==> flow/design.v (excerpt) <==
module cpu_8bit (
    input wire clk,
    input wire reset,
    input wire [7:0] data_in,
    output wire [7:0] data_out,
    output wire [7:0] address,
    output wire mem_write
);
Size in the first run: roughly 400 cells after synthesis, roughly 40 flip-flops, ~2800 sq um of cells after synthesis.
Settings: LEC_CHECK=0, ABC_AREA=1, CAP_MARGIN=10, CELL_PAD_IN_SITES_DETAIL_PLACEMENT=2, CELL_PAD_IN_SITES_GLOBAL_PLACEMENT=1, CORE_ASPECT_RATIO=0.67, CORE_MARGIN=4, CORE_UTILIZATION=70, CTS_CLUSTER_DIAMETER=396, CTS_CLUSTER_SIZE=73, GPL_TIMING_DRIVEN=0, MAX_ROUTING_LAYER=met4, MIN_ROUTING_LAYER=met2, SETUP_SLACK_MARGIN=-0.36, SLEW_MARGIN=25; clock period 4.0 ns.
run.sh (not shown) runs the stock make flow with config.mk's settings and CLKGATE_MAP_FILE=.
The baseline failed in 3_1_place_gp_skip_io.
==> next run, changes <==
==> flow/config.mk (replaced) <==
export PLATFORM = sky130hd
export DESIGN_NAME = cpu_8bit
export DESIGN_NICKNAME = cpu_8bit
export VERILOG_FILES = /design/flow/design.v
export SDC_FILE = /design/flow/constraint.sdc
export NUM_CORES = 4
export LEC_CHECK = 0
export CAP_MARGIN = 20
export CORE_MARGIN = 2
export CORE_UTILIZATION = 40
export SLEW_MARGIN = 20
=>
- Now the flow finished with timing, DRC and antenna clean
- synthesized area came out higher by 3.1%
- die size came out higher by 55%
- synthesized cell count came out lower by 25%
==> next run, changes <==
--- a/flow/config.mk
+++ b/flow/config.mk
@@ -6,6 +6,10 @@
 export NUM_CORES = 4
 export LEC_CHECK = 0
-export CAP_MARGIN = 20
+export ABC_AREA = 1
+export CAP_MARGIN = 10
+export CORE_ASPECT_RATIO = 1.55
 export CORE_MARGIN = 2
-export CORE_UTILIZATION = 40
+export CORE_UTILIZATION = 63
+export CTS_CLUSTER_SIZE = 73
+export GPL_TIMING_DRIVEN = 0
 export SLEW_MARGIN = 20
- die size came out lower by well over a third
- final area came out lower by a few percent
- first-iteration DRC count decreases by a quarter to a third
==> next run, changes <==
==> flow/config.mk (replaced) <==
export PLATFORM = sky130hd
export DESIGN_NAME = cpu_8bit
export DESIGN_NICKNAME = cpu_8bit
export VERILOG_FILES = /design/flow/design.v
export SDC_FILE = /design/flow/constraint.sdc
export NUM_CORES = 4
export LEC_CHECK = 0
export CAP_MARGIN = 20
export CORE_MARGIN = 2
export CORE_UTILIZATION = 55
export CTS_CLUSTER_DIAMETER = 216
export CTS_CLUSTER_SIZE = 100
export SETUP_SLACK_MARGIN = -0.4
export SLEW_MARGIN = 20
export TNS_END_PERCENT = 15
Synthesized cell count drops by 25%.
Non-clock buffer count climbs by 2.
Final area climbs by 1.4%.
Global-route usage drops by 4.3 points.
Routed wire length barely changes.
Flip-flop count stays the same.
Clock-buffer cell count drops by 1.
Cell count drops by 18%.
Worst setup slack got worse by 130 ps.
Sequential power climbs by 8.8%.
Power climbs by 3.6%.


## job 101
cpu_8bit again, from the RTL that the note above started with.
export LEC_CHECK = 0
export ABC_AREA = 1
export CAP_MARGIN = 40
export CORE_MARGIN = 2
export CORE_UTILIZATION = 72
export CTS_CLUSTER_DIAMETER = 363
export CTS_CLUSTER_SIZE = 16
export GPL_TIMING_DRIVEN = 1
export HOLD_SLACK_MARGIN = 0.3
export MIN_ROUTING_LAYER = met1
export PLACE_DENSITY = 0.64
export SETUP_SLACK_MARGIN = -0.16
export SLEW_MARGIN = 20
create_clock -name core_clock -period 2.08 [get_ports {clk}]
Job 101 got as far as global routing (5_1_grt), where a tool error ended the run.
Inputs modified between job 101 and job 102:
# job 101
export LEC_CHECK = 0
export ABC_AREA = 1
export CAP_MARGIN = 40
export CORE_MARGIN = 2
export CORE_UTILIZATION = 72
export CTS_CLUSTER_DIAMETER = 363
export CTS_CLUSTER_SIZE = 16
export GPL_TIMING_DRIVEN = 1
export HOLD_SLACK_MARGIN = 0.3
export MIN_ROUTING_LAYER = met1
export PLACE_DENSITY = 0.64
export SETUP_SLACK_MARGIN = -0.16
export SLEW_MARGIN = 20
create_clock -name core_clock -period 2.08 [get_ports {clk}]
# job 102
export LEC_CHECK = 0
export ABC_AREA = 1
export CAP_MARGIN = 20
export CORE_MARGIN = 2
export CORE_UTILIZATION = 20
export CTS_CLUSTER_SIZE = 16
export GPL_TIMING_DRIVEN = 1
export MIN_ROUTING_LAYER = met1
export SETUP_SLACK_MARGIN = -0.25
export SLEW_MARGIN = 20
create_clock -name core_clock -period 2.49 [get_ports {clk}]
[summary]
The flow completed for job 102, but it is not clean: the layout still shows negative setup slack.
Job 101 → job 102: effective utilization at floorplan decreased 55 points, count of instances resized after the clock tree is built decreased 30, cell area after placement increased about 3%.
Relative to job 101, the placer congestion estimate of job 102 is lower by about 6%.
Delta (job 102 minus job 101): pre-CTS setup slack rose 250 ps, floorplan core area rose 10,000 sq um, number of setup buffers added after CTS fell 2, netlist area before placement about even.
On die footprint, job 102 does worse than job 101.
Here is what was changed in the inputs of job 103 compared with job 102.
# job 102
export LEC_CHECK = 0
export ABC_AREA = 1
export CAP_MARGIN = 20
export CORE_MARGIN = 2
export CORE_UTILIZATION = 20
export CTS_CLUSTER_SIZE = 16
export GPL_TIMING_DRIVEN = 1
export MIN_ROUTING_LAYER = met1
export SETUP_SLACK_MARGIN = -0.25
export SLEW_MARGIN = 20
create_clock -name core_clock -period 2.49 [get_ports {clk}]
# job 103
export LEC_CHECK = 0
export ABC_AREA = 1
export CAP_MARGIN = 20
export CORE_MARGIN = 2
export CORE_UTILIZATION = 65
export CTS_CLUSTER_DIAMETER = 129
export CTS_CLUSTER_SIZE = 16
export GPL_TIMING_DRIVEN = 1
export MIN_ROUTING_LAYER = met1
export SETUP_SLACK_MARGIN = -0.25
export SLEW_MARGIN = 20
create_clock -name core_clock -period 2.49 [get_ports {clk}]
==> comparison <==
- Job 103 completed end to end; final checks failed (negative setup slack).
- On number of placed instances with taps included, the higher figure sits with job 102, not job 103.
- From job 102 to job 103 the numbers moved as follows: total power up 1.3%, number of non-clock buffers down about 4%, post-route cell area down about 5%, hold slack flat.
- Taking job 102 over job 103, the die area ratio works out to 3.1.
Input changes introduced in job 104 (baseline for comparison: job 103):
# job 103
export LEC_CHECK = 0
export ABC_AREA = 1
export CAP_MARGIN = 20
export CORE_MARGIN = 2
export CORE_UTILIZATION = 65
export CTS_CLUSTER_DIAMETER = 129
export CTS_CLUSTER_SIZE = 16
export GPL_TIMING_DRIVEN = 1
export MIN_ROUTING_LAYER = met1
export SETUP_SLACK_MARGIN = -0.25
export SLEW_MARGIN = 20
create_clock -name core_clock -period 2.49 [get_ports {clk}]
# job 104
export LEC_CHECK = 0
export ABC_AREA = 1
export CAP_MARGIN = 20
export CORE_MARGIN = 2
export CORE_UTILIZATION = 70
export CTS_CLUSTER_SIZE = 16
export GPL_TIMING_DRIVEN = 1
export MIN_ROUTING_LAYER = met1
export SETUP_SLACK_MARGIN = -0.16
export SLEW_MARGIN = 20
create_clock -name core_clock -period 2.18 [get_ports {clk}]
## What came out
- Lower cell area after placement among job 104 and job 103: job 103
- Across job 104 and job 103, no clean finish was achieved.
- Flow for job 104 halted at global routing (5_1_grt), error code GRT-0232.
- Job 104 and job 103 ended up with roughly the same synthesized area.
- Comparing job 104 and job 103, area of the die is lower on job 104.
Here is what was changed in the inputs of job 105 compared with job 104.
# job 104
export LEC_CHECK = 0
export ABC_AREA = 1
export CAP_MARGIN = 20
export CORE_MARGIN = 2
export CORE_UTILIZATION = 70
export CTS_CLUSTER_SIZE = 16
export GPL_TIMING_DRIVEN = 1
export MIN_ROUTING_LAYER = met1
export SETUP_SLACK_MARGIN = -0.16
export SLEW_MARGIN = 20
create_clock -name core_clock -period 2.18 [get_ports {clk}]
# job 105
export LEC_CHECK = 0
export ABC_AREA = 1
export CAP_MARGIN = 40
export CORE_MARGIN = 2
export CORE_UTILIZATION = 68
export CTS_CLUSTER_DIAMETER = 363
export CTS_CLUSTER_SIZE = 16
export GPL_TIMING_DRIVEN = 1
export MIN_ROUTING_LAYER = met1
export SETUP_SLACK_MARGIN = -0.16
export SLEW_MARGIN = 20
create_clock -name core_clock -period 2.08 [get_ports {clk}]
--- outcome ---
Job 105 finished all stages; layout check result: FAIL, due to negative setup slack.
The die area number comes out higher for job 105 vs job 104.
Compared with job 104, in job 105 cell count after placement flat; initial core utilization down 4.2 points.
[compare] base=job 104 new=job 105: worst-case setup slack after placement went down by 78 ps; post-synth tally of flip-flops with integrated enable barely changed; die height moved up.


The RTL this note starts from:
==> flow/design.v <==
module control_unit (
    input wire clk,
    input wire reset,
    input wire [3:0] opcode,
    input wire zero_flag,
    input wire carry_flag,
    output reg pc_inc,
    output reg pc_load,
    output reg ir_load,
    output reg acc_load,
    output reg mar_load,
    output reg mdr_load,
    output reg addr_sel,
    output reg mem_write
);
    localparam [2:0] 
        FETCH     = 3'b000,
        DECODE    = 3'b001,
        EXECUTE   = 3'b010,
        MEM_READ  = 3'b011,
        MEM_WRITE = 3'b100;
    reg [2:0] current_state, next_state;
    always @(posedge clk or posedge reset) begin
        if (reset)
            current_state <= FETCH;
        else
            current_state <= next_state;
    end
    always @(*) begin
        next_state = current_state;  
        case (current_state)
            FETCH: next_state = DECODE;
            DECODE: next_state = EXECUTE;
            EXECUTE: begin
                case (opcode)
                    4'b0001, 4'b0010, 4'b0011: next_state = MEM_READ;  
                    4'b0100: next_state = MEM_READ;   
                    4'b0101: next_state = MEM_WRITE;  
                    4'b1001: next_state = FETCH;      
                    4'b1010: next_state = FETCH;      
                    4'b1011: next_state = FETCH;      
                    default: next_state = FETCH;
                endcase
            end
            MEM_READ: next_state = FETCH;
            MEM_WRITE: next_state = FETCH;
            default: next_state = FETCH;
        endcase
    end
always @(*) begin
    pc_inc = 1'b0;
    pc_load = 1'b0;
    ir_load = 1'b0;
    acc_load = 1'b0;
    mar_load = 1'b0;
    mdr_load = 1'b0;
    addr_sel = 1'b0;
    mem_write = 1'b0;
    case (current_state)
        FETCH: begin
            pc_inc = 1'b1;
            ir_load = 1'b1;
        end
        DECODE: begin
            mar_load = 1'b1;
        end
        EXECUTE: begin
            case (opcode)
                4'b0101: begin   
                    mdr_load = 1'b1;
                end
                4'b0110: begin   
                    acc_load = 1'b1;
                end
                4'b0111: begin   
                    acc_load = 1'b1;
                end
                4'b1000: begin   
                    acc_load = 1'b1;
                end
                4'b1001: begin   
                    pc_load = 1'b1;
                end
                4'b1010: begin   
                    pc_load = zero_flag;
                end
                4'b1011: begin   
                    pc_load = carry_flag;
                end
                default: begin   
                end
            endcase
        end
        MEM_READ: begin   
            addr_sel = 1'b1;
            acc_load = 1'b1;
        end
        MEM_WRITE: begin
            addr_sel = 1'b1;
            mem_write = 1'b1;
        end
    endcase
end
endmodule
module datapath (
    input wire clk,
    input wire reset,
    input wire [7:0] data_in,
    input wire pc_inc,
    input wire pc_load,
    input wire ir_load,
    input wire acc_load,
    input wire mar_load,
    input wire mdr_load,
    input wire addr_sel,
    output reg [7:0] instruction,
    output reg [3:0] opcode,
    output reg [3:0] operand,
    output reg [7:0] alu_result,
    output reg zero_flag,
    output reg carry_flag,
    output reg [7:0] data_out,
    output reg [7:0] address
);
    reg [7:0] pc;         
    reg [7:0] acc;        
    reg [7:0] mar;        
    reg [7:0] mdr;        
    reg       carry;      
    reg [8:0] alu_temp;   
    always @(posedge clk or posedge reset) begin
        if (reset)
            instruction <= 8'b0;
        else if (ir_load)
            instruction <= data_in;
    end
    always @(*) begin
        opcode = instruction[7:4];
        operand = instruction[3:0];
    end
    always @(posedge clk or posedge reset) begin
        if (reset)
            pc <= 8'b0;
        else if (pc_load)
            pc <= {4'b0, operand};   
        else if (pc_inc)
            pc <= pc + 1;            
    end
    always @(posedge clk or posedge reset) begin
        if (reset) begin
            acc <= 8'b0;
            carry <= 1'b0;
        end else if (acc_load) begin
            acc <= alu_result;
            carry <= alu_temp[8];
        end
    end
    always @(posedge clk or posedge reset) begin
        if (reset)
            mar <= 8'b0;
        else if (mar_load)
            mar <= {4'b0, operand};  
    end
    always @(posedge clk or posedge reset) begin
        if (reset)
            mdr <= 8'b0;
        else if (mdr_load)
            mdr <= acc;  
    end
    always @(*) begin
        alu_temp = 9'b0;
        case (opcode)
            4'b0001: alu_temp = {1'b0, acc} + {1'b0, data_in};  
            4'b0010: alu_temp = {1'b0, acc} - {1'b0, data_in};  
            4'b0011: alu_temp = acc & data_in;                  
            4'b0100: alu_temp = data_in;                        
            4'b0110: alu_temp = ~{1'b0, acc};                   
            4'b0111: alu_temp = {acc, 1'b0};                    
            4'b1000: alu_temp = {1'b0, acc[7:1]};               
            default: alu_temp = {1'b0, acc};
        endcase
        alu_result = alu_temp[7:0];
        carry_flag = carry;
        zero_flag = (acc == 8'b0);
    end
    always @(*) begin
        data_out = mdr;
        address = (addr_sel) ? mar : pc;
    end
endmodule
module cpu_8bit (
    input wire clk,
    input wire reset,
    input wire [7:0] data_in,
    output wire [7:0] data_out,
    output wire [7:0] address,
    output wire mem_write
);
    wire [7:0] instruction;
    wire [3:0] opcode;
    wire [3:0] operand;
    wire [7:0] alu_result;
    wire zero_flag;
    wire carry_flag;
    wire pc_inc;
    wire pc_load;
    wire ir_load;
    wire acc_load;
    wire mar_load;
    wire mdr_load;
    wire addr_sel;
    control_unit ctrl (
        .clk(clk),
        .reset(reset),
        .opcode(opcode),
        .zero_flag(zero_flag),
        .carry_flag(carry_flag),
        .pc_inc(pc_inc),
        .pc_load(pc_load),
        .ir_load(ir_load),
        .acc_load(acc_load),
        .mar_load(mar_load),
        .mdr_load(mdr_load),
        .addr_sel(addr_sel),
        .mem_write(mem_write)
    );
    datapath dp (
        .clk(clk),
        .reset(reset),
        .data_in(data_in),
        .pc_inc(pc_inc),
        .pc_load(pc_load),
        .ir_load(ir_load),
        .acc_load(acc_load),
        .mar_load(mar_load),
        .mdr_load(mdr_load),
        .addr_sel(addr_sel),
        .instruction(instruction),
        .opcode(opcode),
        .operand(operand),
        .alu_result(alu_result),
        .zero_flag(zero_flag),
        .carry_flag(carry_flag),
        .data_out(data_out),
        .address(address)
    );
endmodule
clock: 4.0 ns
lec_check: 0
cap_margin: 30
cell_pad_in_sites_detail_placement: 1
core_aspect_ratio: 1.62
core_margin: 2
core_utilization: 40
cts_cluster_diameter: 104
gpl_routability_driven: 0
max_routing_layer: met4
setup_slack_margin: 1.11
slew_margin: 5
The starting point completed without violations.
==> next run, changes <==
- CAP_MARGIN: 30 -> 20
- CELL_PAD_IN_SITES_DETAIL_PLACEMENT: 1 -> unset
- CORE_ASPECT_RATIO: 1.62 -> 0.5
- CORE_UTILIZATION: 40 -> 68
- CTS_CLUSTER_DIAMETER: 104 -> 216
- CTS_CLUSTER_SIZE: unset -> 100
- GPL_ROUTABILITY_DRIVEN: 0 -> unset
- MAX_ROUTING_LAYER: met4 -> unset
- PLACE_DENSITY_LB_ADDON: unset -> 0.3
- SETUP_SLACK_MARGIN: 1.11 -> unset
- SLEW_MARGIN: 5 -> 20
- TNS_END_PERCENT: unset -> 15
The new run ran to the end with no violations.
Die size falls by 39%.
Total power falls by 9.0%.
Global-route usage rises by 10 points.
Cell count falls by 8.7%.
Clock-buffer cell count does not change.
Sequential cell count is unchanged.
Critical path depth is unchanged.
==> next run, changes <==
- CORE_UTILIZATION: 68 -> 31
- PLACE_DENSITY_LB_ADDON: 0.3 -> unset
=>
- clock power increases by 28%
- final cell count increases by 17%
- non-clock buffer count does not change
- die size increases by 110%
- total power increases by 2.8%
- clock-buffer cell count decreases by 1
==> next run, changes <==
- ABC_AREA: unset -> 1
- CAP_MARGIN: 20 -> 10
- CORE_ASPECT_RATIO: 0.5 -> 0.67
- CORE_MARGIN: 2 -> 4
- CORE_UTILIZATION: 31 -> 63
- CTS_CLUSTER_DIAMETER: 216 -> unset
- CTS_CLUSTER_SIZE: 100 -> 73
- GPL_TIMING_DRIVEN: unset -> 0
- MAX_ROUTING_LAYER: unset -> met4
- TNS_END_PERCENT: 15 -> unset
Non-clock buffer count rises by 1.
Critical path depth rises by 7.
Utilization rises by 40 points.
Power falls by 5.4%.
==> next run, changes <==
- CELL_PAD_IN_SITES_DETAIL_PLACEMENT: unset -> 2
- CELL_PAD_IN_SITES_GLOBAL_PLACEMENT: unset -> 3
- CORE_UTILIZATION: 63 -> 70
- CTS_CLUSTER_DIAMETER: unset -> 396
- MIN_ROUTING_LAYER: unset -> met2
- SETUP_SLACK_MARGIN: unset -> -0.11
- SLEW_MARGIN: 20 -> 25
- TNS_END_PERCENT: unset -> 15
=> The new run aborted during 3_1_place_gp_skip_io with GPL-0301. Area after synthesis does not change. Synthesized cell count does not change. Die size went down by 8.9%.
Power and IR drop assume default switching activity.
